File: design/flow/design.v
module matrix_mult
    (   input Clock,
        input reset,  
        input Enable,     
        input [71:0] A,
        input [71:0] B,
        output reg [71:0] C,
        output reg done      
    );
reg signed [7:0] matA [2:0][2:0];
reg signed [7:0] matB [2:0][2:0];
reg signed [7:0] matC [2:0][2:0];
integer i,j,k;   
reg first_cycle;     
reg end_of_mult;     
reg signed [15:0] temp;  
always @(posedge Clock or posedge reset)
begin
    if(reset == 1) begin     
        i = 0;
        j = 0;
        k = 0;
        temp = 0;
        first_cycle = 1;
        end_of_mult = 0;
        done = 0;
        for(i=0;i<=2;i=i+1) begin
            for(j=0;j<=2;j=j+1) begin
                matA[i][j] = 8'd0;
                matB[i][j] = 8'd0;
                matC[i][j] = 8'd0;
            end
        end
    end
    else begin   
        if(Enable == 1)      
            if(first_cycle == 1) begin      
                for(i=0;i<=2;i=i+1) begin
                    for(j=0;j<=2;j=j+1) begin
                        matA[i][j] = A[(i*3+j)*8+:8];
                        matB[i][j] = B[(i*3+j)*8+:8];
                        matC[i][j] = 8'd0;
                    end
                end
                first_cycle = 0;
                end_of_mult = 0;
                temp = 0;
                i = 0;
                j = 0;
                k = 0;
            end
            else if(end_of_mult == 0) begin      
                temp = matA[i][k]*matB[k][j];
                matC[i][j] = matC[i][j] + temp[7:0];     
                if(k == 2) begin
                    k = 0;
                    if(j == 2) begin
                        j = 0;
                        if (i == 2) begin
                            i = 0;
                            end_of_mult = 1;
                        end
                        else
                            i = i + 1;
                    end
                    else
                        j = j+1;
                end
                else
                    k = k+1;
            end
            else if(end_of_mult == 1) begin      
                for(i=0;i<=2;i=i+1) begin    
                    for(j=0;j<=2;j=j+1) begin     
                        C[(i*3+j)*8+:8] = matC[i][j];
                    end
                end
                done = 1;    
            end
    end
end
endmodule
module top(
    input clk,              
    input rst,              
    input cyc,              
    input stb,              
    input we,               
	input [3:0] wb_sel,     
    input [31:0] adr,       
    input [31:0] dat_mosi,  
    output reg [31:0] dat_miso,  
    output reg ack,             
    output reg err              
);
parameter A_OFFSET = 0;     
parameter B_OFFSET = 9;     
parameter C_OFFSET = 18;    
parameter MAT_SIZE = 9;     
parameter INT_WIDTH = 8;  
reg [71:0] A, B;
reg Enable;
reg reset_matrix;
wire [71:0] C;
wire done;
matrix_mult mm_inst(
    .Clock(clk),
    .reset(reset_matrix),
    .Enable(Enable),
    .A(A),
    .B(B),
    .C(C),
    .done(done)
);
always @(posedge clk or posedge rst) begin
    if (rst) begin
        dat_miso <= 32'b0;
        ack <= 0;
        err <= 0;
        reset_matrix <= 1;
        Enable <= 0;
        A <= 72'b0;
        B <= 72'b0;
    end else if (cyc && stb) begin
        ack <= 0;
        err <= 0;
        reset_matrix <= 0;
        if (we && wb_sel[0]) begin
            reset_matrix <= 1;
            if (adr < A_OFFSET+MAT_SIZE) begin
                A[((adr-A_OFFSET)*INT_WIDTH)+:INT_WIDTH] <= dat_mosi[7:0];
                ack <= 1;
            end else if (adr >=B_OFFSET && adr < B_OFFSET+MAT_SIZE) begin
                B[((adr-B_OFFSET)*INT_WIDTH)+:INT_WIDTH] <= dat_mosi[7:0];
                ack <= 1;
            end else begin
                err <= 1;
            end
        end else if (!we) begin
            if (adr >= C_OFFSET && adr < C_OFFSET+MAT_SIZE) begin
                Enable <= 1;
                if (done) begin
                    dat_miso[7:0] <= C[(adr-C_OFFSET)*INT_WIDTH+:INT_WIDTH];
                    ack <= 1;
                    Enable <= 0;
                end
            end else begin
                err <= 1;
            end
        end
    end else begin
        ack <= 0;
        err <= 0;
    end
end
endmodule
File: design/flow/config.mk
export PLATFORM = sky130hd
export DESIGN_NAME = top
export DESIGN_NICKNAME = top
export VERILOG_FILES = /design/flow/design.v
export SDC_FILE = /design/flow/constraint.sdc
export NUM_CORES = 4
export LEC_CHECK = 0
export CAP_MARGIN = 20
export CORE_MARGIN = 2
export CORE_UTILIZATION = 72
export CTS_CLUSTER_DIAMETER = 368
export CTS_CLUSTER_SIZE = 17
export PLACE_DENSITY_LB_ADDON = 0.0
export SETUP_SLACK_MARGIN = 0.7
export SLEW_MARGIN = 20
File: design/flow/constraint.sdc
create_clock -name core_clock -period 5.63 [get_ports {clk}]
set_input_delay 1.1260 -clock core_clock [delete_from_list [all_inputs] [get_ports {clk}]]
set_output_delay 1.1260 -clock core_clock [all_outputs]
set_load 0.01 [all_outputs]
File: design/flow/run.sh
#!/bin/bash
# the make line also repeats each setting of config.mk as NAME=value (left out here)
make -C /OpenROAD-flow-scripts/flow DESIGN_CONFIG=/design/flow/config.mk WORK_HOME=/design/flow/orfs CLKGATE_MAP_FILE= finish
==> run summary, run 1 <==
Power Internal - 5.305 mW
terminus of the critical flop-to-flop path - mm_inst.matC[4][7]$_DFFE_PP0P_
areal power density over the cells - 218.4 mW/mm^2
Via Count - 19,530
result of the run - failed layout checks
set of violated layout checks - negative setup slack
arrival time of data at the critical path endpoint - 8340 ps
Fin Clk Skew - 19.88 ps
half-perimeter wire length after placement - 46,220 um
top cells by instance count after synthesis - dfrtp_1 (465), mux2_2 (358), nor2_1 (164)
Core Density at Floorplan - 72.70%
synthesized area per cell - 11.91 um^2
number of levels the H-tree was split into - 2
wire length of the first global-routing pass - 111,700 um
Min-Delay Path Class - reg2async
count of final hold-check violations - 0
num ports - 107
Adder-Cell Fraction of Synth Area - 3.682%
slew at the pin closest to its max-slew limit - 1107 ps
clock power share - 37.5%
r2r worst-path depth - 34
clock network power - 2.58 mW
crit share post-route - 139.6%
static leakage power - 14.61 nW
Finished Layout Cells - 3,001
area fraction in mux cells - 17.84%
Routed WL per cell - 23.40 um
final worst hold slack - 476.2 ps
clock latency on the worst-skew pair - 580 ps
initial antenna violation count - 0
total routing resource utilization after global routing - 36.79%
horizontal extent of the die - 198.6 um
fraction of synthesized cell area in xor and xnor cells - 4.940%
main area contributors after synthesis - dfrtp_1 (43%), mux2_2 (15%), edfxtp_1 (7.9%)
capturing element type of the critical path - flop
most frequently used cell type in the post-synthesis netlist - dfrtp_1
number of warnings the tools reported - 70
maximum number of buffers from clock root to sink - 3
data required time at the worst endpoint - 6110 ps
origin of the worst setup path - mm_inst.k[1]$_DFFE_PP0P_
Max stage delay cell, worst path - fa_1
NumNets Final - 2,609
startpoint types - flop
Die Y - 198.6 um
total congestion overflow - 0
last element of the critical path - mm_inst.matC[4][7]$_DFFE_PP0P_
CP max stage delay - 540 ps
aggregate routed wire length - 70,220 um
Cells after Synth - 2,288
number of buffers added by the clock tree synthesis step - 37
cell family with most CP delay - adder cells
Synth cell types - 85
post-synthesis cell area - 0.02725 mm^2
Clock Sinks - 543
clock tree from TritonCTS - yes
Rows - 71
number of global-route vias before repair - 20,290
number of buffer and inverter instances along the worst setup path - 9
critical path depth in cells - 34
peak supply drop - 0.2672 mV
number of inserted filler cells in the final layout - 2,006
Final Critical Period - 7861 ps
setup repair after global routing missed its margin - yes
number of buffer cells added on primary ports - 55
register bit count reported by yosys - 543
biggest area consumer among synthesized cells - dfrtp_1
total die size - 0.03942 mm^2
Via density - 6.508
final setup margin - -2231 ps
number of enable flip-flop cells - 72
number of failing setup endpoints in the final timing report - 63
Most used DFF post-synth - dfrtp_1
Yosys Warn Count - 5
Synth logic family - multiplexers
switching power share of the total - 22.88%
fraction of the mapped netlist area in compound gates - 7.300%
CTS Root Buffer Type - clkbuf_16
share of total power in sequential cells - 57.6%
Simple-Gate Fraction of Synth Area - 12.02%
ant diodes - 0
share of the synthesized area in the top cell type - 42.70%
DRC errors left - 0
core region area - 0.03749 mm^2
type of the worst setup path - reg2reg
placed cells - 2,920
number of max-cap violations - 0
share of power burned in combinational logic - 4.9%
final slew viol count - 0
maximum fanout along the worst path - 5
power of the sequential group - 3.96 mW
growth of design area from synthesis to finish - 15.59%
combinational logic power - 339 uW
worst reg2reg setup slack - -2230 ps
Pwr top - registers
tightest slew margin relative to the limit - 25.96%
count of hold-fix buffers inserted at cts - 0
remaining number of nets flagged by the antenna check after routing - 0
number of cells in Yosys stat - 2,288
FF-to-FF Start - mm_inst.k[1]$_DFFE_PP0P_
Clock transition at path regs - 80 ps
final RePlAce weighted congestion - 0.9513
drt first-iter violations - 1,798
reported net switching power - 1.574 mW
largest net degree at the start of global routing - 157
Pre-Repair DR Iteration Count - 6
FFs w/ async S/R, synth - 86.74%
max frequency - 0.1272 GHz
Yosys Chip Area - 0.02725 mm^2
sequential share of the synthesized area - 51.21%
per-stage QoR:
stage	TNS (ps)	total power [mW]	utilization [%]	cell area, um^2	setup slack [ps]
6_report	-72750	6.879	84.03	31500	-2231
2_1_floorplan	-43340	4.257	-	27860	-1718
5_1_grt	-81800	7.074	84.03	31500	-2438
3_5_place_dp	-61080	4.380	79.52	29810	-2160
3_3_place_gp	-54320	4.375	79.52	29810	-1910
4_1_cts	-71340	6.899	83.49	31300	-2173
layer usage:
layer | track usage (%) | routed length (um)
met5 | 0 | 0
met4 | 15.09 | 2699
met3 | 5.426 | 4603
met2 | 60.58 | 34810
met1 | 49.73 | 28100
repair_timing:
action / in CTS / in global routing
resized: 69 / 36
pin swaps: 21 / 13
buffers inserted: 9 / 5
gates cloned: 6 / 1
setup endpoints to repair: 72 / 96
final cells by class:
type                            instances  area (um^2)  area share, %
Clock inverter                          1        16.27        0.05163
Sequential cell                       543        13960          44.31
Multi-Input combinational cell       1586        13510          42.87
Timing Repair Buffer                  243         2120          6.728
Inverter                               58        232.7         0.7388
Tap cell                              511        639.4          2.030
Clock buffer                           59         1030          3.269
==> run 2, diff against run 1 <==
- CTS_CLUSTER_DIAMETER: 368 -> default
- CTS_CLUSTER_SIZE: 17 -> 36
- SETUP_SLACK_MARGIN: 0.7 -> 2.05
- clock period: 5.63 -> 6.97 ns (I/O delays scaled with it)
==> run 2 against run 1 <==
Still fails the layout checks on negative setup slack. Highest routed layer unchanged. Largest power group unchanged. Die area unchanged. Area after synthesis unchanged. Combinational power down 17%. Hold slack worse by 160 ps. Register-to-register slack better by 1500 ps. Critical path depth down 5. Clock skew down 2.5 ps. Setup slack better by 1500 ps. Synthesized cell count unchanged. Clock power up 9.7%.
==> run summary, run 2 <==
tightest slew margin relative to the limit - 20.70% (-5.3 points)
r2r worst-path depth - 29 (-15%)
origin of the worst setup path - mm_inst.k[0]$_DFFE_PP0P_
maximum number of buffers from clock root to sink - 3 (unchanged)
Yosys Chip Area - 0.02725 mm^2 (unchanged)
terminus of the critical flop-to-flop path - mm_inst.matC[2][7]$_DFFE_PP0P_
number of buffers added by the clock tree synthesis step - 53 (+43%)
Clock Sinks - 543 (unchanged)
combinational logic power - 282 uW (-17%)
Min-Delay Path Class - reg2async
arrival time of data at the critical path endpoint - 8210 ps (-130 ps)
half-perimeter wire length after placement - 43,990 um (-4.8%)
register bit count reported by yosys - 543 (unchanged)
most frequently used cell type in the post-synthesis netlist - dfrtp_1
sequential share of the synthesized area - 51.21% (unchanged)
power of the sequential group - 3.20 mW (-19%)
Pwr Total - 6.317 mW (-8.2%)
Simple-Gate Fraction of Synth Area - 12.02% (unchanged)
number of inserted filler cells in the final layout - 1,893 (-5.6%)
FF-to-FF Start - mm_inst.k[0]$_DFFE_PP0P_
placed instance area - 0.02953 mm^2 (-0.94%)
biggest area consumer among synthesized cells - dfrtp_1
number of global-route vias before repair - 20,050 (-1.2%)
static leakage power - 14.90 nW (+2.0%)
Clock transition at path regs - 60 ps (-20 ps)
clock tree from TritonCTS - yes
cell family with most CP delay - adder cells
most used cell, CP - fa_1
remaining number of nets flagged by the antenna check after routing - 0 (unchanged)
switching power share of the total - 22.80% (-0.079 points)
share of the synthesized area in the top cell type - 42.70% (unchanged)
number of warnings the tools reported - 70 (unchanged)
Pwr top - registers
wire length of the first global-routing pass - 110,800 um (-0.86%)
data required time at the worst endpoint - 7480 ps (+1370 ps)
main area contributors after synthesis - dfrtp_1 (43%), mux2_2 (15%), edfxtp_1 (7.9%)
NumNets Final - 2,597 (-0.46%)
drt first-iter violations - 1,870 (+4.0%)
Via Count - 19,590 (+0.30%)
slew at the pin closest to its max-slew limit - 1185 ps (+78.47 ps)
Rows - 71 (unchanged)
DRC errors left - 0 (unchanged)
core region area - 0.03749 mm^2 (unchanged)
setup repair after global routing missed its margin - yes
Die Y - 198.6 um (unchanged)
final slew viol count - 0 (unchanged)
number of levels the H-tree was split into - 2 (unchanged)
total die size - 0.03942 mm^2 (unchanged)
share of power burned in combinational logic - 4.5% (-0.4 points)
number of max-cap violations - 0 (unchanged)
worst reg2reg setup slack - -740 ps (+1490 ps)
summed area of non-filler cells in the final layout - 0.03207 mm^2 (+1.8%)
largest net degree at the start of global routing - 175 (+11%)
fraction of synthesized cell area in xor and xnor cells - 4.940% (unchanged)
Via density - 6.508 (about the same)
sum of negative setup slack - -10,580 ps (+62,170 ps)
fraction of the mapped netlist area in compound gates - 7.300% (unchanged)
horizontal extent of the die - 198.6 um (unchanged)
Max stage delay cell, worst path - fa_1
type of the worst setup path - reg2reg
top cells by instance count after synthesis - dfrtp_1 (465), mux2_2 (358), nor2_1 (164)
Final Core Density - 85.55% (+1.5 points)
post-synthesis cell area - 0.02725 mm^2 (unchanged)
reported net switching power - 1.440 mW (-8.5%)
startpoint types - flop
clock latency on the worst-skew pair - 620 ps (+40 ps)
Most used DFF post-synth - dfrtp_1
CP max stage delay - 550 ps (about the same)
maximum fanout along the worst path - 5 (unchanged)
number of buffer cells added on primary ports - 55 (unchanged)
ant diodes - 0 (unchanged)
initial antenna violation count - 0 (unchanged)
Routed WL per cell - 23.44 um (+0.18%)
crit share post-route - 110.6% (-29 points)
share of total power in sequential cells - 50.7% (-6.9 points)
growth of design area from synthesis to finish - 17.68%
max frequency - 0.1297 GHz (+2.0%)
Pre-Repair DR Iteration Count - 6 (unchanged)
clock power share - 44.8% (+7.3 points)
final setup margin - -737.5 ps (+1493 ps)
Adder-Cell Fraction of Synth Area - 3.682% (unchanged)
areal power density over the cells - 197.0 mW/mm^2 (-9.8%)
number of failing setup endpoints in the final timing report - 27 (-57%)
FFs w/ async S/R, synth - 86.74% (unchanged)
num ports - 107 (unchanged)
CTS Root Buffer Type - clkbuf_16
Yosys Warn Count - 5 (unchanged)
total routing resource utilization after global routing - 36.54% (-0.25 points)
total congestion overflow - 0 (unchanged)
Final Critical Period - 7708 ps (-153.1 ps)
Cells after Synth - 2,288 (unchanged)
Fin Clk Skew - 17.34 ps (-2.543 ps)
count of final hold-check violations - 0 (unchanged)
last element of the critical path - mm_inst.matC[2][7]$_DFFE_PP0P_
Power Internal - 4.877 mW (-8.1%)
Synth cell types - 85 (unchanged)
peak supply drop - 0.2756 mV (+3.2%)
set of violated layout checks - negative setup slack
area fraction in mux cells - 17.84% (unchanged)
result of the run - failed layout checks
final RePlAce weighted congestion - 0.9410 (-1.1%)
worst setup slack after placement - -811.1 ps (+1349 ps)
number of buffer and inverter instances along the worst setup path - 4 (-5)
critical path depth in cells - 29 (-15%)
Core Density at Floorplan - 72.70% (unchanged)
capturing element type of the critical path - flop
number of enable flip-flop cells - 72 (unchanged)
number of cells in Yosys stat - 2,288 (unchanged)
Synth logic family - multiplexers
synthesized area per cell - 11.91 um^2 (unchanged)
aggregate routed wire length - 70,560 um (+0.48%)
clock network power - 2.83 mW (+9.7%)
## run 2: cell type report
type	count	area (um^2)	share of cell area [%]
Timing Repair Buffer	218	1961	6.113
Clock inverter	20	193.9	0.6047
Clock buffer	77	1496	4.666
Sequential cell	543	13960	43.52
Inverter	58	246.5	0.7686
Tap cell	511	639.4	1.994
Multi-Input combinational cell	1583	13580	42.33
## run 2: layer usage
layer	vias up	track usage [%]	routed length (um)
met2	807	60.62	35490
met4	0	14.15	2350
met3	176	5.510	4521
met5	-	0	0
met1	9987	49.29	28200
li1	8620	-	-
## run 2: repair_timing
item	in CTS	in global routing
endpoints found under the setup margin	120	120
setup buffers	20	8
hold buffers	0	0
pin swaps	12	11
gates resized	82	46
cloned	2	1
## run 2: through the flow
stage / hold slack (ps) / cells
finish: 313.2 / 3010
global route: 353.5 / 3010
CTS: 322.3 / 3001
detailed placement: 317.9 / 2882
global placement: 317.4 / 2882
floorplan: 435.1 / 2311
==> run 3, diff against run 2 <==
- ABC_AREA: default -> 0
- CELL_PAD_IN_SITES_GLOBAL_PLACEMENT: default -> 2
- CORE_ASPECT_RATIO: default -> 0.8
- CORE_UTILIZATION: 72 -> 50
- CTS_CLUSTER_SIZE: 36 -> default
- GPL_ROUTABILITY_DRIVEN: default -> 1
- GPL_TIMING_DRIVEN: default -> 0
- MAX_ROUTING_LAYER: default -> met4
- PLACE_DENSITY_LB_ADDON: 0.0 -> 0.06
- SETUP_SLACK_MARGIN: 2.05 -> 0.38
- clock period: 6.97 -> 7.57 ns (I/O delays scaled with it)
==> run 3 against run 2 <==
Still fails the layout checks on negative setup slack. Critical path type unchanged. Register-to-register slack better by 420 ps. Sequential share of layout area down 0.13 points. Global-route usage down 9.2 points. Clock-buffer cell count shrank 2. Largest power group unchanged. Clock power rose by 2%. Highest routed layer unchanged. Sequential power is 7.8% lower. Flip-flop count did not move. Largest cell class unchanged. Cell count grew 6.8%. Via count is 2.4% lower. Core utilization is 26 points lower. Setup slack better by 420 ps. Wire length is 3.9% higher.
==> run summary, run 3 <==
result of the run - failed layout checks
set of violated layout checks - negative setup slack
combinational logic power - 286 uW (+1%)
Most used DFF post-synth - dfrtp_1
terminus of the critical flop-to-flop path - mm_inst.matC[3][7]$_DFFE_PP0P_
Via Count - 19,130 (-2.4%)
Fin Clk Skew - 33.53 ps (+16.19 ps)
Rows - 76 (+7.0%)
synthesized area per cell - 11.91 um^2 (unchanged)
fraction of synthesized cell area in xor and xnor cells - 4.940% (unchanged)
Yosys Warn Count - 5 (unchanged)
max frequency - 0.1268 GHz (-2.3%)
largest net degree at the start of global routing - 84 (-52%)
total die size - 0.05640 mm^2 (+43%)
final setup margin - -317.0 ps (+420.6 ps)
tightest slew margin relative to the limit - 16.78% (-3.9 points)
crit share post-route - 104.2% (-6.4 points)
power of the sequential group - 2.95 mW (-7.8%)
Power Internal - 4.748 mW (-2.6%)
clock power share - 47.3% (+2.5 points)
final slew viol count - 0 (unchanged)
Die Y - 212.8 um (+7.2%)
worst reg2reg setup slack - -320 ps (+420 ps)
Clock Sinks - 543 (unchanged)
number of cells in Yosys stat - 2,288 (unchanged)
clock tree from TritonCTS - yes
Via density - 5.948 (-8.6%)
maximum fanout along the worst path - 6 (+1)
total congestion overflow - 0 (unchanged)
most used cell, CP - ha_4
wire length of the first global-routing pass - 115,500 um (+4.2%)
Synth cell types - 85 (unchanged)
slew at the pin closest to its max-slew limit - 1244 ps (+58.71 ps)
count of final hold-check violations - 0 (unchanged)
number of buffer and inverter instances along the worst setup path - 6 (+2)
register bit count reported by yosys - 543 (unchanged)
peak supply drop - 0.1739 mV (-37%)
Routed WL per cell - 22.79 um (-2.8%)
number of warnings the tools reported - 64 (-8.6%)
Yosys Chip Area - 0.02725 mm^2 (unchanged)
fraction of the mapped netlist area in compound gates - 7.300% (unchanged)
final RePlAce weighted congestion - 0.8706 (-7.5%)
Pwr Total - 6.137 mW (-2.8%)
NumNets Final - 2,610 (+0.50%)
Adder-Cell Fraction of Synth Area - 3.682% (unchanged)
Min-Delay Path Class - reg2async
CTS Root Buffer Type - clkbuf_16
share of power burned in combinational logic - 4.7% (+0.2 points)
arrival time of data at the critical path endpoint - 8400 ps (+190 ps)
reported net switching power - 1.389 mW (-3.6%)
static leakage power - 14.75 nW (-0.98%)
number of levels the H-tree was split into - 2 (unchanged)
cell family with most CP delay - adder cells
critical path depth in cells - 29 (unchanged)
growth of design area from synthesis to finish - 18.05%
Pre-Repair DR Iteration Count - 6 (unchanged)
drt first-iter violations - 1,466 (-22%)
switching power share of the total - 22.63% (-0.17 points)
number of max-cap violations - 0 (unchanged)
clock network power - 2.90 mW (+2%)
r2r worst-path depth - 29 (unchanged)
sequential share of the synthesized area - 51.21% (unchanged)
post-synthesis cell area - 0.02725 mm^2 (unchanged)
horizontal extent of the die - 265.0 um (+33%)
Clock transition at path regs - 60 ps (about the same)
total routing resource utilization after global routing - 27.38% (-9.2 points)
capturing element type of the critical path - flop
FFs w/ async S/R, synth - 86.74% (unchanged)
number of failing setup endpoints in the final timing report - 9 (-67%)
number of buffers added by the clock tree synthesis step - 55 (+3.8%)
clock latency on the worst-skew pair - 640 ps (+20 ps)
startpoint types - flop
Core Density at Floorplan - 50.64% (-22 points)
count of hold-fix buffers inserted at cts - 0 (unchanged)
main area contributors after synthesis - dfrtp_1 (43%), mux2_2 (15%), edfxtp_1 (7.9%)
share of total power in sequential cells - 48.1% (-2.6 points)
number of buffer cells added on primary ports - 46 (-16%)
most frequently used cell type in the post-synthesis netlist - dfrtp_1
Final Critical Period - 7887 ps (+179.4 ps)
initial antenna violation count - 0 (unchanged)
number of enable flip-flop cells - 72 (unchanged)
top cells by instance count after synthesis - dfrtp_1 (465), mux2_2 (358), nor2_1 (164)
area fraction in mux cells - 17.84% (unchanged)
FF-to-FF Start - mm_inst.i[0]$_DFFE_PP1P_
Final Core Density - 59.78% (-26 points)
last element of the critical path - mm_inst.matC[3][7]$_DFFE_PP0P_
maximum number of buffers from clock root to sink - 3 (unchanged)
Synth logic family - multiplexers
number of inserted filler cells in the final layout - 4,359 (+130%)
CP max stage delay - 890 ps (+340 ps)
biggest area consumer among synthesized cells - dfrtp_1
DRC errors left - 0 (unchanged)
remaining number of nets flagged by the antenna check after routing - 0 (unchanged)
half-perimeter wire length after placement - 50,750 um (+15%)
aggregate routed wire length - 73,310 um (+3.9%)
Cells after Synth - 2,288 (unchanged)
type of the worst setup path - reg2reg
areal power density over the cells - 190.8 mW/mm^2 (-3.2%)
num ports - 107 (unchanged)
data required time at the worst endpoint - 8090 ps (+610 ps)
share of the synthesized area in the top cell type - 42.70% (unchanged)
Pwr top - registers
core region area - 0.05382 mm^2 (+44%)
Max stage delay cell, worst path - a222oi_1
setup repair after global routing missed its margin - yes
number of global-route vias before repair - 19,150 (-4.5%)
Simple-Gate Fraction of Synth Area - 12.02% (unchanged)
origin of the worst setup path - mm_inst.i[0]$_DFFE_PP1P_
## run 3: timing repair
action / CTS / global route
setup endpoints to repair: 77 / 76
pin swaps: 40 / 14
gates cloned: 1 / 1
buffers inserted: 33 / 6
resized: 94 / 51
## run 3: metrics by stage
stage / cell area (um^2) / hold WS [ps] / instances / TNS (ps) / worst slack (ps)
final: 32170 / 396.4 / 3216 / -2374 / -317.0
after global routing: 32170 / 450.5 / 3215 / -3893 / -472.8
after CTS: 31930 / 406.3 / 3208 / -1539 / -263.4
after detailed placement: 29240 / 397.7 / 3074 / -74690 / -1712
after global placement: 28880 / 447.3 / 3059 / -199900 / -1554
after floorplan: 27540 / 435.1 / 2311 / 0 / 221.6
## run 3: layout make-up
type                            count  area [um^2]  area share [%]
Timing Repair Buffer              100         1176           3.656
Inverter                           58        231.5          0.7195
Buffer                            129        693.2           2.154
Tap cell                          702        878.3           2.730
Antenna cell                        1        2.502        0.007778
Sequential cell                   543        13960           43.38
Clock inverter                     25        372.9           1.159
Multi-Input combinational cell   1583        13310           41.36
Clock buffer                       75         1553           4.826
## run 3: per-layer routing
metal | part of all wire, % | GRT usage [%] | vias to the layer above | wire length (um)
li1 | - | - | 8654 | -
met1 | 49 | 40.50 | 9940 | 35940
met2 | 45 | 40.50 | 446 | 32660
met3 | 4.7 | 3.506 | 88 | 3420
met4 | 1.8 | 6.312 | 0 | 1287
met5 | 0 | - | - | 0
==> run 4, diff against run 3 <==
- CELL_PAD_IN_SITES_GLOBAL_PLACEMENT: 2 -> default
- CORE_ASPECT_RATIO: 0.8 -> default
- CORE_UTILIZATION: 50 -> 72
- CTS_CLUSTER_SIZE: default -> 15
- GPL_ROUTABILITY_DRIVEN: 1 -> default
- GPL_TIMING_DRIVEN: 0 -> default
- MAX_ROUTING_LAYER: met4 -> default
- MIN_ROUTING_LAYER: default -> met1
- SETUP_SLACK_MARGIN: 0.38 -> 1.53
- clock period: 7.57 -> 5.16 ns (I/O delays scaled with it)
==> run 4 against run 3 <==
The layout still fails its checks (negative setup slack). Synthesized cell count did not move. First-iteration DRC count rose by 67%. Clock power rose by 44%. Area after synthesis did not move. Clock-buffer cell count fell by 6. Core utilization rose by 29 points. Cell count fell by 3.7%. Combinational power rose by 47%. Total power rose by 46%. Setup slack got worse by 2400 ps. Critical path type unchanged.
==> run summary, run 4 <==
Pwr top - registers
register bit count reported by yosys - 543 (unchanged)
Die Y - 198.6 um (-6.7%)
horizontal extent of the die - 198.6 um (-25%)
Yosys Warn Count - 5 (unchanged)
FF-to-FF Start - mm_inst.k[0]$_DFFE_PP0P_
DRC errors left - 0 (unchanged)
max frequency - 0.1263 GHz (-0.41%)
arrival time of data at the critical path endpoint - 8430 ps (+30 ps)
Rows - 71 (-6.6%)
Cells after Synth - 2,288 (unchanged)
drt first-iter violations - 2,454 (+67%)
Pre-Repair DR Iteration Count - 7 (+1)
clock latency on the worst-skew pair - 630 ps (about the same)
clock tree from TritonCTS - yes
clock power share - 46.9% (-0.4 points)
areal power density over the cells - 268.4 mW/mm^2 (+41%)
number of max-cap violations - 0 (unchanged)
final RePlAce weighted congestion - 0.9482 (+8.9%)
clock network power - 4.19 mW (+44%)
growth of design area from synthesis to finish - 22.20%
NumNets Final - 2,681 (+2.7%)
number of failing setup endpoints in the final timing report - 72 (+63)
Synth cell types - 85 (unchanged)
peak supply drop - 0.3251 mV (+87%)
cell family with most CP delay - adder cells
type of the worst setup path - reg2reg
Via Count - 21,110 (+10%)
capturing element type of the critical path - flop
aggregate routed wire length - 82,030 um (+12%)
total congestion overflow - 0 (unchanged)
remaining number of nets flagged by the antenna check after routing - 0 (unchanged)
sequential share of the synthesized area - 51.21% (unchanged)
CP max stage delay - 520 ps (-370 ps)
crit share post-route - 153.5% (+49 points)
fraction of the mapped netlist area in compound gates - 7.300% (unchanged)
number of buffer and inverter instances along the worst setup path - 8 (+2)
Final Critical Period - 7919 ps (+32.07 ps)
Max stage delay cell, worst path - fa_1
Clock transition at path regs - 60 ps (about the same)
origin of the worst setup path - mm_inst.k[0]$_DFFE_PP0P_
final slew viol count - 0 (unchanged)
Clock Sinks - 543 (unchanged)
top cells by instance count after synthesis - dfrtp_1 (465), mux2_2 (358), nor2_1 (164)
set of violated layout checks - negative setup slack
count of hold-fix buffers inserted at cts - 0 (unchanged)
reported net switching power - 2.076 mW (+49%)
number of levels the H-tree was split into - 2 (unchanged)
total die size - 0.03942 mm^2 (-30%)
final setup margin - -2759 ps (-2442 ps)
most frequently used cell type in the post-synthesis netlist - dfrtp_1
fraction of synthesized cell area in xor and xnor cells - 4.940% (unchanged)
maximum fanout along the worst path - 5 (-1)
number of warnings the tools reported - 70 (+9.4%)
r2r worst-path depth - 33 (+14%)
num ports - 107 (unchanged)
Most used DFF post-synth - dfrtp_1
combinational logic power - 420 uW (+47%)
sum of negative setup slack - -102,470 ps (-100,090 ps)
initial antenna violation count - 0 (unchanged)
Via density - 6.814 (+15%)
Yosys Chip Area - 0.02725 mm^2 (unchanged)
Core Density at Floorplan - 72.70% (+22 points)
largest net degree at the start of global routing - 174 (+110%)
setup repair after global routing missed its margin - yes
maximum number of buffers from clock root to sink - 3 (unchanged)
half-perimeter wire length after placement - 48,020 um (-5.4%)
area fraction in mux cells - 17.84% (unchanged)
Min-Delay Path Class - reg2async
Routed WL per cell - 26.48 um (+16%)
share of the synthesized area in the top cell type - 42.70% (unchanged)
main area contributors after synthesis - dfrtp_1 (43%), mux2_2 (15%), edfxtp_1 (7.9%)
Finished Layout Cells - 3,098 (-3.7%)
number of buffer cells added on primary ports - 55 (+20%)
last element of the critical path - mm_inst.matC[8][7]$_DFFE_PP0P_
count of final hold-check violations - 0 (unchanged)
Power Internal - 6.863 mW (+45%)
tightest slew margin relative to the limit - 16.99% (+0.21 points)
number of global-route vias before repair - 21,380 (+12%)
number of buffers added by the clock tree synthesis step - 54 (-1.8%)
result of the run - failed layout checks
slew at the pin closest to its max-slew limit - 1241 ps (-2.429 ps)
biggest area consumer among synthesized cells - dfrtp_1
Fin Clk Skew - 24.39 ps (-9.135 ps)
final worst hold slack - 332.6 ps (-63.75 ps)
switching power share of the total - 23.22% (+0.59 points)
total routing resource utilization after global routing - 41.61% (+14 points)
post-synthesis cell area - 0.02725 mm^2 (unchanged)
power of the sequential group - 4.33 mW (+47%)
FFs w/ async S/R, synth - 86.74% (unchanged)
terminus of the critical flop-to-flop path - mm_inst.matC[8][7]$_DFFE_PP0P_
critical path depth in cells - 33 (+14%)
number of cells in Yosys stat - 2,288 (unchanged)
worst reg2reg setup slack - -2760 ps (-2440 ps)
static leakage power - 15.48 nW (+4.9%)
startpoint types - flop
placed cells - 2,951 (-4.0%)
wire length of the first global-routing pass - 123,900 um (+7.3%)
Adder-Cell Fraction of Synth Area - 3.682% (unchanged)
Simple-Gate Fraction of Synth Area - 12.02% (unchanged)
Synth logic family - multiplexers
share of total power in sequential cells - 48.4% (+0.3 points)
data required time at the worst endpoint - 5670 ps (-2420 ps)
number of inserted filler cells in the final layout - 1,627 (-63%)
core region area - 0.03749 mm^2 (-30%)
synthesized area per cell - 11.91 um^2 (unchanged)
share of power burned in combinational logic - 4.7% (about the same)
number of enable flip-flop cells - 72 (unchanged)
CTS Root Buffer Type - clkbuf_16
## run 4: final cells by class
type | count | area, um^2 | share of cell area (%)
Multi-Input combinational cell | 1585 | 13990 | 42.00
Sequential cell | 543 | 13960 | 41.91
Timing Repair Buffer | 299 | 2585 | 7.762
Clock buffer | 69 | 1509 | 4.531
Tap cell | 511 | 639.4 | 1.920
Clock inverter | 32 | 366.6 | 1.101
Inverter | 58 | 255.2 | 0.7664
Antenna cell | 1 | 2.502 | 0.007514
## run 4: metrics by stage
stage	area (um^2)	utilization [%]	setup WS, ps	power, mW
finish	33300	88.84	-2759	8.939
global route	33300	88.83	-2957	9.145
CTS	32830	87.57	-2497	8.900
detailed placement	30380	81.04	-2531	4.799
global placement	30380	81.04	-2337	4.795
floorplan	28250	-	-2139	4.657
## run 4: per-layer routing
| metal | track usage (%) | up-vias | routed length [um] |
|---|---|---|---|
| li1 | - | 8778 | - |
| met1 | 53.18 | 10700 | 30180 |
| met2 | 68.38 | 1232 | 40020 |
| met3 | 8.511 | 403 | 6962 |
| met4 | 20.59 | 0 | 4858 |
| met5 | 0 | - | 0 |
## run 4: timing repair
item                                    CTS  global route
buffers inserted                         24            16
pin swaps                                37            32
endpoints found under the setup margin  202           197
cloned                                    5             0
resized                                 132            71
==> run 5, diff against run 4 <==
- ABC_AREA: 0 -> default
- CTS_CLUSTER_SIZE: 15 -> default
- MIN_ROUTING_LAYER: met1 -> default
- PLACE_DENSITY_LB_ADDON: 0.06 -> 0.0
- SETUP_SLACK_MARGIN: 1.53 -> 1.95
- TNS_END_PERCENT: default -> 5
- clock period: 5.16 -> 6.64 ns (I/O delays scaled with it)
==> run 5 against run 4 <==
Still fails the layout checks on negative setup slack. Clock power down 24%. Critical path depth fell by 3. Area after synthesis is the same. Wire length down 14%. Clock-buffer cell count did not move. Non-clock buffer count decreased by 79. Core utilization fell by 3.9 points. Sequential power fell by 22%. Setup slack improved by 1700 ps. Flip-flop count did not move. Total power down 24%. Maximum frequency rose by 2.5%. Critical endpoint is now mm_inst.matC[7][7]$_DFFE_PP0P_.
==> run summary, run 5 <==
DRC errors left - 0 (unchanged)
Rows - 71 (unchanged)
Routed WL per cell - 23.32 um (-12%)
type of the worst setup path - reg2reg
Yosys Warn Count - 5 (unchanged)
wire length of the first global-routing pass - 110,700 um (-11%)
Clock Sinks - 543 (unchanged)
fraction of the mapped netlist area in compound gates - 7.300% (unchanged)
Die Y - 198.6 um (unchanged)
share of total power in sequential cells - 49.2% (+0.8 points)
cell family with most CP delay - adder cells
number of buffer cells added on primary ports - 55 (unchanged)
final worst hold slack - 472.7 ps (+140.1 ps)
remaining number of nets flagged by the antenna check after routing - 0 (unchanged)
worst setup slack after placement - -1522 ps (+1009 ps)
clock power share - 46.5% (-0.4 points)
Core Density at Floorplan - 72.70% (unchanged)
biggest area consumer among synthesized cells - dfrtp_1
combinational logic power - 297 uW (-29%)
Cells after Synth - 2,288 (unchanged)
area fraction in mux cells - 17.84% (unchanged)
count of hold-fix buffers inserted at cts - 0 (unchanged)
set of violated layout checks - negative setup slack
horizontal extent of the die - 198.6 um (unchanged)
final setup margin - -1085 ps (+1674 ps)
most frequently used cell type in the post-synthesis netlist - dfrtp_1
Adder-Cell Fraction of Synth Area - 3.682% (unchanged)
largest net degree at the start of global routing - 165 (-5.2%)
slew at the pin closest to its max-slew limit - 1275 ps (+33.55 ps)
clock network power - 3.17 mW (-24%)
startpoint types - flop
total die size - 0.03942 mm^2 (unchanged)
growth of design area from synthesis to finish - 16.84%
initial antenna violation count - 0 (unchanged)
total routing resource utilization after global routing - 36.56% (-5.1 points)
FFs w/ async S/R, synth - 86.74% (unchanged)
origin of the worst setup path - mm_inst.k[1]$_DFFE_PP0P_
terminus of the critical flop-to-flop path - mm_inst.matC[7][7]$_DFFE_PP0P_
areal power density over the cells - 214.6 mW/mm^2 (-20%)
clock tree from TritonCTS - yes
NumNets Final - 2,598 (-3.1%)
clock latency on the worst-skew pair - 610 ps (-20 ps)
maximum number of buffers from clock root to sink - 3 (unchanged)
hold path cells - 0
CP max stage delay - 510 ps (about the same)
post-synthesis cell area - 0.02725 mm^2 (unchanged)
share of the synthesized area in the top cell type - 42.70% (unchanged)
Fin Clk Skew - 21.28 ps (-3.116 ps)
Power Internal - 5.273 mW (-23%)
number of failing setup endpoints in the final timing report - 45 (-38%)
top cells by instance count after synthesis - dfrtp_1 (465), mux2_2 (358), nor2_1 (164)
Min-Delay Path Class - reg2reg
number of levels the H-tree was split into - 2 (unchanged)
Clock transition at path regs - 70 ps (about the same)
number of cells in Yosys stat - 2,288 (unchanged)
Via Count - 19,630 (-7.0%)
drt first-iter violations - 1,851 (-25%)
share of power burned in combinational logic - 4.3% (-0.4 points)
most used cell, CP - fa_1
peak supply drop - 0.2691 mV (-17%)
number of global-route vias before repair - 20,140 (-5.8%)
Max stage delay cell, worst path - fa_1
ant diodes - 0 (-1)
synthesized area per cell - 11.91 um^2 (unchanged)
half-perimeter wire length after placement - 44,850 um (-6.6%)
placed cells - 2,897 (-1.8%)
capturing element type of the critical path - flop
Pre-Repair DR Iteration Count - 5 (-2)
register bit count reported by yosys - 543 (unchanged)
Simple-Gate Fraction of Synth Area - 12.02% (unchanged)
Synth cell types - 85 (unchanged)
number of warnings the tools reported - 68 (-2.9%)
core region area - 0.03749 mm^2 (unchanged)
maximum fanout along the worst path - 5 (unchanged)
r2r worst-path depth - 30 (-9.1%)
crit share post-route - 116.3% (-37 points)
Yosys Chip Area - 0.02725 mm^2 (unchanged)
Final Core Density - 84.94% (-3.9 points)
number of buffers added by the clock tree synthesis step - 53 (-1.9%)
number of enable flip-flop cells - 72 (unchanged)
last element of the critical path - mm_inst.matC[7][7]$_DFFE_PP0P_
launch instance of the worst min-delay path - mm_inst.matC[0][3]$_DFFE_PP0P_
count of final hold-check violations - 0 (unchanged)
Synth logic family - multiplexers
aggregate routed wire length - 70,260 um (-14%)
arrival time of data at the critical path endpoint - 8240 ps (-190 ps)
worst reg2reg setup slack - -1090 ps (+1670 ps)
critical path depth in cells - 30 (-9.1%)
final RePlAce weighted congestion - 0.9426 (-0.59%)
CTS Root Buffer Type - clkbuf_16
Via density - 6.514 (-4.4%)
tightest slew margin relative to the limit - 14.69% (-2.3 points)
Final Critical Period - 7725 ps (-193.7 ps)
number of max-cap violations - 0 (unchanged)
FF-to-FF Start - mm_inst.k[1]$_DFFE_PP0P_
Pwr top - registers
setup repair after global routing missed its margin - yes
result of the run - failed layout checks
number of buffer and inverter instances along the worst setup path - 5 (-3)
reported net switching power - 1.562 mW (-25%)
power of the sequential group - 3.36 mW (-22%)
final slew viol count - 0 (unchanged)
main area contributors after synthesis - dfrtp_1 (43%), mux2_2 (15%), edfxtp_1 (7.9%)
switching power share of the total - 22.85% (-0.37 points)
sequential share of the synthesized area - 51.21% (unchanged)
Most used DFF post-synth - dfrtp_1
terminating pin of the worst hold path - mm_inst.C[67]$_DFFE_PP_
static leakage power - 14.87 nW (-3.9%)
total congestion overflow - 0 (unchanged)
num ports - 107 (unchanged)
max frequency - 0.1294 GHz (+2.5%)
fraction of synthesized cell area in xor and xnor cells - 4.940% (unchanged)
Finished Layout Cells - 3,013 (-2.7%)
data required time at the worst endpoint - 7150 ps (+1480 ps)
-- run 5: what timing repair did --
action                                  4_1_cts  5_1_grt
cloned                                        1        0
pin swaps                                    63       47
endpoints found under the setup margin      136      130
resized                                     152       67
buffers inserted                              7        9
-- run 5: final cells by class --
| type | count | area [um^2] |
|---|---|---|
| Sequential cell | 543 | 13960 |
| Multi-Input combinational cell | 1582 | 13310 |
| Tap cell | 511 | 639.4 |
| Fill cell | 1892 | 5644 |
| Inverter | 58 | 244.0 |
| Clock inverter | 30 | 369.1 |
| Timing Repair Buffer | 220 | 1863 |
| Clock buffer | 69 | 1466 |
-- run 5: metal layers --
metal	part of all wire, %	GRT usage, %	wire, um	up-vias
met5	0	0	0	-
met4	4.1	15.37	2877	0
met3	6.4	6.205	4501	193
met2	49	60.40	34750	787
met1	40	48.48	28140	10030
li1	-	-	-	8617
-- run 5: through the flow --
stage | power [mW] | cell area [um^2] | TNS [ps]
floorplan | 3.604 | 27340 | -31810
global placement | 3.701 | 29140 | -32920
detailed placement | 3.706 | 29140 | -41980
CTS | 6.848 | 31520 | -25910
global route | 7.029 | 31840 | -36040
finish | 6.834 | 31840 | -24420
==> run 6, diff against run 5 <==
- CORE_UTILIZATION: 72 -> 66
- PLACE_DENSITY_LB_ADDON: 0.0 -> default
- SETUP_SLACK_MARGIN: 1.95 -> 1.42
- TNS_END_PERCENT: 5 -> default
- clock period: 6.64 -> 5.74 ns (I/O delays scaled with it)
==> run 6 against run 5 <==
Setup slack got worse by 780 ps. Sequential share of layout area decreased by 1.0 points. Cell count increased by 1.8%. Maximum frequency increased by 1.5%. The layout still fails its checks (negative setup slack). Critical path type unchanged. Hold slack got worse by 96 ps.
==> run summary, run 6 <==
result of the run - failed layout checks
set of violated layout checks - negative setup slack
arrival time of data at the critical path endpoint - 8110 ps (-130 ps)
clock power share - 46.9% (+0.4 points)
NumNets Final - 2,634 (+1.4%)
Gate Area - 0.01378 mm^2 (+3.5%)
Synth cell types - 85 (unchanged)
final slew viol count - 0 (unchanged)
max frequency - 0.1314 GHz (+1.5%)
wire length of the first global-routing pass - 110,500 um (-0.23%)
Yosys Chip Area - 0.02725 mm^2 (unchanged)
initial antenna violation count - 0 (unchanged)
Power Internal - 6.224 mW (+18%)
number of levels the H-tree was split into - 2 (unchanged)
power of the sequential group - 3.89 mW (+16%)
synthesized area per cell - 11.91 um^2 (unchanged)
main area contributors after synthesis - dfrtp_1 (43%), mux2_2 (15%), edfxtp_1 (7.9%)
FF-to-FF Start - mm_inst.k[0]$_DFFE_PP0P_
Max stage delay cell, worst path - fa_1
Clock Sinks - 543 (unchanged)
Die Y - 207.2 um (+4.4%)
setup repair after global routing missed its margin - yes
Routed WL per cell - 22.55 um (-3.3%)
Final Critical Period - 7610 ps (-115.8 ps)
number of max-cap violations - 0 (unchanged)
top cells by instance count after synthesis - dfrtp_1 (465), mux2_2 (358), nor2_1 (164)
ant diodes - 0 (unchanged)
FFs w/ async S/R, synth - 86.74% (unchanged)
number of enable flip-flop cells - 72 (unchanged)
reported net switching power - 1.777 mW (+14%)
Fin Clk Skew - 24.80 ps (+3.521 ps)
clock latency on the worst-skew pair - 620 ps (about the same)
Synth logic family - multiplexers
number of warnings the tools reported - 70 (+2.9%)
worst reg2reg setup slack - -1870 ps (-780 ps)
total congestion overflow - 0 (unchanged)
share of the synthesized area in the top cell type - 42.70% (unchanged)
share of power burned in combinational logic - 4.4% (about the same)
register bit count reported by yosys - 543 (unchanged)
summed area of non-filler cells in the final layout - 0.03261 mm^2 (+2.4%)
origin of the worst setup path - mm_inst.k[0]$_DFFE_PP0P_
Clock transition at path regs - 70 ps (about the same)
combinational logic power - 355 uW (+20%)
total die size - 0.04293 mm^2 (+8.9%)
peak supply drop - 0.2667 mV (-0.87%)
slew at the pin closest to its max-slew limit - 1130 ps (-145.0 ps)
last element of the critical path - mm_inst.matC[0][7]$_DFFE_PP0P_
tightest slew margin relative to the limit - 24.44% (+9.7 points)
placed instance area - 0.02999 mm^2 (+2.9%)
DRC errors left - 0 (unchanged)
number of buffer and inverter instances along the worst setup path - 6 (+1)
capturing element type of the critical path - flop
largest net degree at the start of global routing - 132 (-20%)
horizontal extent of the die - 207.2 um (+4.4%)
fraction of synthesized cell area in xor and xnor cells - 4.940% (unchanged)
number of global-route vias before repair - 19,970 (-0.85%)
Most used DFF post-synth - dfrtp_1
crit share post-route - 132.6% (+16 points)
r2r worst-path depth - 31 (+3.3%)
most frequently used cell type in the post-synthesis netlist - dfrtp_1
switching power share of the total - 22.21% (-0.64 points)
biggest area consumer among synthesized cells - dfrtp_1
Pwr top - registers
final setup margin - -1870 ps (-784.2 ps)
areal power density over the cells - 245.4 mW/mm^2 (+14%)
growth of design area from synthesis to finish - 19.65%
post-synthesis cell area - 0.02725 mm^2 (unchanged)
number of buffers added by the clock tree synthesis step - 53 (unchanged)
count of final hold-check violations - 0 (unchanged)
drt first-iter violations - 1,688 (-8.8%)
sequential share of the synthesized area - 51.21% (unchanged)
Rows - 74 (+4.2%)
maximum fanout along the worst path - 5 (unchanged)
half-perimeter wire length after placement - 46,140 um (+2.9%)
placed cells - 2,932 (+1.2%)
critical path depth in cells - 31 (+3.3%)
Adder-Cell Fraction of Synth Area - 3.682% (unchanged)
type of the worst setup path - reg2reg
Cells after Synth - 2,288 (unchanged)
Core Density at Floorplan - 66.75% (-6.0 points)
number of buffer cells added on primary ports - 55 (unchanged)
cell family with most CP delay - adder cells
total routing resource utilization after global routing - 32.38% (-4.2 points)
maximum number of buffers from clock root to sink - 3 (unchanged)
CTS Root Buffer Type - clkbuf_16
aggregate routed wire length - 69,190 um (-1.5%)
Simple-Gate Fraction of Synth Area - 12.02% (unchanged)
area occupied by registers - 0.01396 mm^2 (about the same)
remaining number of nets flagged by the antenna check after routing - 0 (unchanged)
area fraction in mux cells - 17.84% (unchanged)
number of cells in Yosys stat - 2,288 (unchanged)
startpoint types - flop
Via Count - 19,370 (-1.3%)
Pre-Repair DR Iteration Count - 6 (+1)
clock tree from TritonCTS - yes
number of failing setup endpoints in the final timing report - 47 (+4.4%)
final RePlAce weighted congestion - 0.9554 (+1.4%)
Finished Layout Cells - 3,068 (+1.8%)
static leakage power - 15.11 nW (+1.6%)
Via density - 6.313 (-3.1%)
core region area - 0.04083 mm^2 (+8.9%)
share of total power in sequential cells - 48.6% (-0.6 points)
fraction of the mapped netlist area in compound gates - 7.300% (unchanged)
number of inserted filler cells in the final layout - 2,433 (+29%)
clock network power - 3.76 mW (+19%)
num ports - 107 (unchanged)
data required time at the worst endpoint - 6240 ps (-910 ps)
CP max stage delay - 550 ps (+40 ps)
terminus of the critical flop-to-flop path - mm_inst.matC[0][7]$_DFFE_PP0P_
Min-Delay Path Class - reg2async
Yosys Warn Count - 5 (unchanged)
==> run 6: layout make-up <==
class	instances	area share, %
Clock buffer	71	4.489
Inverter	58	0.7444
Timing Repair Buffer	253	6.408
Sequential cell	543	42.81
Clock inverter	26	1.259
Tap cell	532	2.041
Multi-Input combinational cell	1585	42.25
==> run 6: what timing repair did <==
item / 4_1_cts / 5_1_grt
cloned: 3 / 1
pin swaps: 32 / 29
buffers inserted: 28 / 7
endpoints found under the setup margin: 128 / 140
resized: 86 / 77
hold buffers: 0 / 0
==> run 6: routing by layer <==
| metal | up-vias | track usage [%] | wire [um] |
|---|---|---|---|
| li1 | 8690 | - | - |
| met1 | 9912 | 44.26 | 29090 |
| met2 | 624 | 53.89 | 34250 |
| met3 | 142 | 4.897 | 3599 |
| met4 | 0 | 10.32 | 2251 |
| met5 | - | 0 | 0 |
==> run 6: through the flow <==
stage / TNS (ps) / hold slack, ps / total power [mW] / util, % / setup slack, ps
3_5_place_dp: -56120 / 392.9 / 4.301 / 73.44 / -1894
4_1_cts: -54880 / 395.4 / 8.025 / 79.11 / -1841
5_1_grt: -64500 / 424.0 / 8.220 / 79.86 / -2157
2_1_floorplan: -38430 / 435.1 / 4.181 / - / -1559
3_3_place_gp: -49260 / 392.2 / 4.298 / 73.44 / -1692
6_report: -52250 / 376.3 / 8.001 / 79.86 / -1870
==> run 7, diff against run 6 <==
- CAP_MARGIN: 20 -> 5
- CELL_PAD_IN_SITES_GLOBAL_PLACEMENT: default -> 2
- CORE_UTILIZATION: 66 -> 40
- CTS_CLUSTER_SIZE: default -> 48
- PLACE_DENSITY_LB_ADDON: default -> 0.03
- SETUP_SLACK_MARGIN: 1.42 -> -0.18
- clock period: 5.74 -> 10.0 ns (I/O delays scaled with it)
==> run 7 against run 6 <==
Now clean on timing, DRC and antenna. Non-clock buffer count is 164 lower. Sequential power is 43% lower. Setup slack better by 2700 ps. Core utilization is 34 points lower. Highest routed layer unchanged.
==> run summary, run 7 <==
number of global-route vias before repair - 18,360 (-8.1%)
number of failing setup endpoints in the final timing report - 0 (-100%)
total routing resource utilization after global routing - 20.53% (-12 points)
Final Critical Period - 9164 ps (+1555 ps)
DRC errors left - 0 (unchanged)
count of final hold-check violations - 0 (unchanged)
core region area - 0.06728 mm^2 (+65%)
synthesized area per cell - 11.91 um^2 (unchanged)
aggregate routed wire length - 71,490 um (+3.3%)
slew at the pin closest to its max-slew limit - 1168 ps (+38.11 ps)
maximum number of buffers from clock root to sink - 3 (unchanged)
startpoint types - flop
Clock Sinks - 543 (unchanged)
peak supply drop - 0.1879 mV (-30%)
horizontal extent of the die - 265.0 um (+28%)
CP max stage delay - 1180 ps (+630 ps)
Yosys Chip Area - 0.02725 mm^2 (unchanged)
post-cts resize count - 0 (-100%)
max frequency - 0.1091 GHz (-17%)
number of buffer and inverter instances along the worst setup path - 3 (-3)
fraction of synthesized cell area in xor and xnor cells - 4.940% (unchanged)
Die Y - 265.0 um (+28%)
combinational logic power - 188 uW (-47%)
cell family with most CP delay - adder cells
Via density - 5.553 (-12%)
share of the synthesized area in the top cell type - 42.70% (unchanged)
Pwr top - clock
final slew viol count - 0 (unchanged)
static leakage power - 14.15 nW (-6.4%)
number of levels the H-tree was split into - 2 (unchanged)
count of hold-fix buffers inserted at cts - 0 (unchanged)
r2r worst-path depth - 24 (-23%)
arrival time of data at the critical path endpoint - 9690 ps (+1580 ps)
growth of design area from synthesis to finish - 12.79%
ant diodes - 0 (unchanged)
most used cell, CP - fa_1
Max stage delay cell, worst path - fa_1
Fin Clk Skew - 23.87 ps (-0.9273 ps)
half-perimeter wire length after placement - 47,470 um (+2.9%)
initial antenna violation count - 0 (unchanged)
remaining number of nets flagged by the antenna check after routing - 0 (unchanged)
most frequently used cell type in the post-synthesis netlist - dfrtp_1
number of warnings the tools reported - 65 (-7.1%)
Most used DFF post-synth - dfrtp_1
Simple-Gate Fraction of Synth Area - 12.02% (unchanged)
clock tree from TritonCTS - yes
terminus of the critical flop-to-flop path - mm_inst.matC[7][7]$_DFFE_PP0P_
reported net switching power - 1.079 mW (-39%)
Via Count - 18,080 (-6.7%)
origin of the worst setup path - mm_inst.k[0]$_DFFE_PP0P_
worst reg2reg setup slack - 840 ps (+2710 ps)
placed instance area - 0.02870 mm^2 (-4.3%)
post-synthesis cell area - 0.02725 mm^2 (unchanged)
FFs w/ async S/R, synth - 86.74% (unchanged)
tightest slew margin relative to the limit - 21.84% (-2.6 points)
last element of the critical path - mm_inst.matC[7][7]$_DFFE_PP0P_
sum of negative setup slack - 0 ps (+52,250 ps)
crit share post-route - 91.64% (-41 points)
capturing element type of the critical path - flop
final RePlAce weighted congestion - 0.8069 (-16%)
share of total power in sequential cells - 47.4% (-1.2 points)
summed area of non-filler cells in the final layout - 0.03074 mm^2 (-5.7%)
total congestion overflow - 0 (unchanged)
data required time at the worst endpoint - 10,520 ps (+4280 ps)
Adder-Cell Fraction of Synth Area - 3.682% (unchanged)
area occupied by registers - 0.01396 mm^2 (about the same)
area fraction in mux cells - 17.84% (unchanged)
switching power share of the total - 22.89% (+0.67 points)
type of the worst setup path - reg2reg
NumNets Final - 2,474 (-6.1%)
final setup margin - 835.8 ps (+2705 ps)
biggest area consumer among synthesized cells - dfrtp_1
maximum fanout along the worst path - 22 (+17)
Power Internal - 3.635 mW (-42%)
Routed WL per cell - 21.96 um (-2.6%)
fraction of the mapped netlist area in compound gates - 7.300% (unchanged)
wire length of the first global-routing pass - 111,700 um (+1.1%)
CTS Root Buffer Type - clkbuf_16
result of the run - complete, no violations
number of cells in Yosys stat - 2,288 (unchanged)
Synth cell types - 85 (unchanged)
critical path depth in cells - 24 (-23%)
Cells after Synth - 2,288 (unchanged)
Min-Delay Path Class - reg2async
Yosys Warn Count - 5 (unchanged)
number of max-cap violations - 0 (unchanged)
power of the sequential group - 2.23 mW (-43%)
Final Core Density - 45.69% (-34 points)
sequential share of the synthesized area - 51.21% (unchanged)
register bit count reported by yosys - 543 (unchanged)
largest net degree at the start of global routing - 138 (+4.5%)
total die size - 0.07024 mm^2 (+64%)
share of power burned in combinational logic - 4.0% (-0.4 points)
Pre-Repair DR Iteration Count - 5 (-1)
main area contributors after synthesis - dfrtp_1 (43%), mux2_2 (15%), edfxtp_1 (7.9%)
Gate Area - 0.01261 mm^2 (-8.5%)
Synth logic family - multiplexers
worst setup slack after placement - 755.4 ps (+2649 ps)
number of inserted filler cells in the final layout - 6,210 (+160%)
num ports - 107 (unchanged)
setup repair after global routing missed its margin - no
Clock transition at path regs - 60 ps (about the same)
clock power share - 48.6% (+1.7 points)
number of buffer cells added on primary ports - 55 (unchanged)
drt first-iter violations - 1,225 (-27%)
Critical Path, Cell by Cell - ha_1 > xnor2_1 > inv_1 > ha_1 > fa_1 > inv_1 > fa_1 > a21oi_1 > o311ai_0 > o221ai_1 > or2_2 > fa_1 > fa_1 > inv_1 > fa_1 > fa_1 > ha_1 > ha_1 > a21oi_1 > xnor2_1 > xnor2_1 > xnor3_1 > xnor3_1 > o41ai_1
number of enable flip-flop cells - 72 (unchanged)
FF-to-FF Start - mm_inst.k[0]$_DFFE_PP0P_
Core Density at Floorplan - 40.51% (-26 points)
top cells by instance count after synthesis - dfrtp_1 (465), mux2_2 (358), nor2_1 (164)
number of buffers added by the clock tree synthesis step - 61 (+15%)
Rows - 95 (+28%)
clock network power - 2.29 mW (-39%)
areal power density over the cells - 153.4 mW/mm^2 (-37%)
Post-CTS Setup Repair Bufs - 0 (-100%)
clock latency on the worst-skew pair - 640 ps (+20 ps)
[run 7: cell type report]
type	instances	share of cell area, %
inverter	58	0.7489
sequential	543	45.40
multi-input combinational	1581	41.02
clock buffer	85	5.487
timing repair buffer	89	2.629
tap	873	3.553
clock inverter	27	1.160
[run 7: routing by layer]
metal	track usage [%]	up-vias	part of all wire, %
met5	0	-	0
met4	5.207	0	2.3
met3	2.324	100	3.2
met2	33.32	280	47
met1	29.44	9319	47
li1	-	8381	-
[run 7: per-stage QoR]
step                hold WS [ps]  power, mW  cells
floorplan                  435.1      2.392   2311
global placement           448.8      2.470   3144
detailed placement         450.9      2.470   3144
CTS                        465.3      4.783   3256
global route               478.5      4.891   3256
finish                     427.9      4.714   3256
==> run 8, diff against run 7 <==
- CAP_MARGIN: 5 -> 40
- CELL_PAD_IN_SITES_GLOBAL_PLACEMENT: 2 -> default
- CORE_ASPECT_RATIO: default -> 0.89
- CORE_UTILIZATION: 40 -> 72
- CTS_CLUSTER_DIAMETER: default -> 29
- CTS_CLUSTER_SIZE: 48 -> 15
- SETUP_SLACK_MARGIN: -0.18 -> 1.3
- SLEW_MARGIN: 20 -> 10
- clock period: 10.0 -> 5.03 ns (I/O delays scaled with it)
==> run 8 against run 7 <==
The layout now fails its checks (negative setup slack). Sequential share of layout area fell by 5.8 points. Synthesized cell count did not move. Maximum frequency fell by 3.4%. Area after synthesis did not move. Cell count fell by 2.5%. Largest power group unchanged. Highest routed layer is now met5.
==> run summary, run 8 <==
result of the run - failed layout checks
set of violated layout checks - negative setup slack
Pwr top - clock
growth of design area from synthesis to finish - 29.32%
Fin Clk Skew - 45.58 ps (+21.71 ps)
Cells after Synth - 2,288 (unchanged)
number of buffer cells added on primary ports - 55 (unchanged)
half-perimeter wire length after placement - 48,240 um (+1.6%)
Adder-Cell Fraction of Synth Area - 3.682% (unchanged)
count of hold-fix buffers inserted at cts - 0 (unchanged)
Final Critical Period - 9485 ps (+320.5 ps)
arrival time of data at the critical path endpoint - 10,060 ps (+370 ps)
sequential share of the synthesized area - 51.21% (unchanged)
number of failing setup endpoints in the final timing report - 72 (+72)
remaining number of nets flagged by the antenna check after routing - 0 (unchanged)
fraction of the mapped netlist area in compound gates - 7.300% (unchanged)
Rows - 67 (-29%)
DRC errors left - 0 (unchanged)
most frequently used cell type in the post-synthesis netlist - dfrtp_1
tightest slew margin relative to the limit - 21.64% (-0.21 points)
number of global-route vias before repair - 24,500 (+33%)
Simple-Gate Fraction of Synth Area - 12.02% (unchanged)
Yosys Warn Count - 5 (unchanged)
maximum fanout along the worst path - 5 (-77%)
critical path depth in cells - 32 (+33%)
number of levels the H-tree was split into - 3 (+1)
combinational logic power - 465 uW (+150%)
cell family with most CP delay - adder cells
final setup margin - -4455 ps (-5291 ps)
final RePlAce weighted congestion - 0.9403 (+17%)
biggest area consumer among synthesized cells - dfrtp_1
Most used DFF post-synth - dfrtp_1
Die Y - 187.5 um (-29%)
switching power share of the total - 25.38% (+2.5 points)
number of buffers added by the clock tree synthesis step - 97 (+59%)
share of power burned in combinational logic - 3.8% (-0.2 points)
Yosys Chip Area - 0.02725 mm^2 (unchanged)
worst reg2reg setup slack - -4450 ps (-5290 ps)
areal power density over the cells - 349.2 mW/mm^2 (+130%)
FF-to-FF Start - mm_inst.k[1]$_DFFE_PP0P_
top cells by instance count after synthesis - dfrtp_1 (465), mux2_2 (358), nor2_1 (164)
wire length of the first global-routing pass - 150,300 um (+35%)
Via Count - 26,100 (+44%)
number of enable flip-flop cells - 72 (unchanged)
num ports - 107 (unchanged)
Min-Delay Path Class - reg2async
clock network power - 7.40 mW (+220%)
area fraction in mux cells - 17.84% (unchanged)
share of the synthesized area in the top cell type - 42.70% (unchanged)
Routed WL per cell - 38.45 um (+75%)
capturing element type of the critical path - flop
total routing resource utilization after global routing - 50.91% (+30 points)
reported net switching power - 3.124 mW (+190%)
startpoint types - flop
share of total power in sequential cells - 36.1% (-11 points)
number of buffer and inverter instances along the worst setup path - 8 (+5)
NumNets Final - 2,738 (+11%)
Pwr Total - 12.31 mW (+160%)
aggregate routed wire length - 122,100 um (+71%)
post-synthesis cell area - 0.02725 mm^2 (unchanged)
Core Density at Floorplan - 72.73% (+32 points)
Pre-Repair DR Iteration Count - 22 (+17)
crit share post-route - 188.6% (+97 points)
fraction of synthesized cell area in xor and xnor cells - 4.940% (unchanged)
Finished Layout Cells - 3,176 (-2.5%)
setup repair after global routing missed its margin - yes
max frequency - 0.1054 GHz (-3.4%)
origin of the worst setup path - mm_inst.k[1]$_DFFE_PP0P_
r2r worst-path depth - 32 (+33%)
count of final hold-check violations - 0 (unchanged)
main area contributors after synthesis - dfrtp_1 (43%), mux2_2 (15%), edfxtp_1 (7.9%)
Clock Sinks - 543 (unchanged)
power of the sequential group - 4.44 mW (+99%)
total die size - 0.03943 mm^2 (-44%)
drt first-iter violations - 6,780 (+450%)
CP max stage delay - 810 ps (-370 ps)
data required time at the worst endpoint - 5600 ps (-4920 ps)
largest net degree at the start of global routing - 164 (+19%)
CTS Root Buffer Type - clkbuf_16
Synth logic family - multiplexers
number of warnings the tools reported - 75 (+15%)
maximum number of buffers from clock root to sink - 3 (unchanged)
final slew viol count - 0 (unchanged)
number of cells in Yosys stat - 2,288 (unchanged)
Via density - 8.219 (+48%)
placed cells - 2,932 (-6.7%)
static leakage power - 16.46 nW (+16%)
Gate Area - 0.01402 mm^2 (+11%)
type of the worst setup path - reg2reg
clock latency on the worst-skew pair - 700 ps (+60 ps)
register bit count reported by yosys - 543 (unchanged)
clock tree from TritonCTS - yes
last element of the critical path - mm_inst.matC[7][7]$_DFFE_PP0P_
Synth cell types - 85 (unchanged)
core region area - 0.03747 mm^2 (-44%)
initial antenna violation count - 16 (+16)
number of max-cap violations - 0 (unchanged)
peak supply drop - 0.5368 mV (+190%)
Power Internal - 9.183 mW (+150%)
Clock transition at path regs - 60 ps (about the same)
number of inserted filler cells in the final layout - 980 (-84%)
clock power share - 60.1% (+12 points)
synthesized area per cell - 11.91 um^2 (unchanged)
Max stage delay cell, worst path - fa_1
horizontal extent of the die - 210.2 um (-21%)
area occupied by registers - 0.01396 mm^2 (about the same)
terminus of the critical flop-to-flop path - mm_inst.matC[7][7]$_DFFE_PP0P_
total congestion overflow - 0 (unchanged)
FFs w/ async S/R, synth - 86.74% (unchanged)
sum of negative setup slack - -172,160 ps (-172,160 ps)
slew at the pin closest to its max-slew limit - 1175 ps (+7.407 ps)
## run 8: layout make-up
cell class                      instances  share of cell area (%)
Tap cell                              483                   1.715
Timing Repair Buffer                  316                   8.126
Multi-Input combinational cell       1582                   39.78
Clock buffer                          112                   7.249
Antenna cell                           13                 0.09230
Clock inverter                         69                   2.702
Inverter                               58                  0.7313
Sequential cell                       543                   39.61
## run 8: metrics by stage
step                setup WS [ps]  utilization (%)  hold WS, ps  instance area, um^2
floorplan                   -2269                -        435.1                28230
global placement            -2466            81.01        453.0                30360
detailed placement          -2650            81.37        465.0                30490
CTS                         -2884            92.54        476.7                34680
global route                -4370            94.02        504.9                35230
finish                      -4455            94.05        492.8                35240
## run 8: routing by layer
metal	vias up	routed length (um)	global-route usage (%)
li1	8947	-	-
met1	12010	36150	62.48
met2	3553	49060	78.18
met3	1580	21120	16.13
met4	14	15460	33.80
met5	-	340	0
## run 8: repair_timing
item / in CTS / in global routing
endpoints found under the setup margin: 187 / 185
buffers inserted: 30 / 15
pin swaps: 41 / 42
gates resized: 149 / 77
gates cloned: 2 / 1
No activity file was given, so power comes from the tool's default toggle rates.
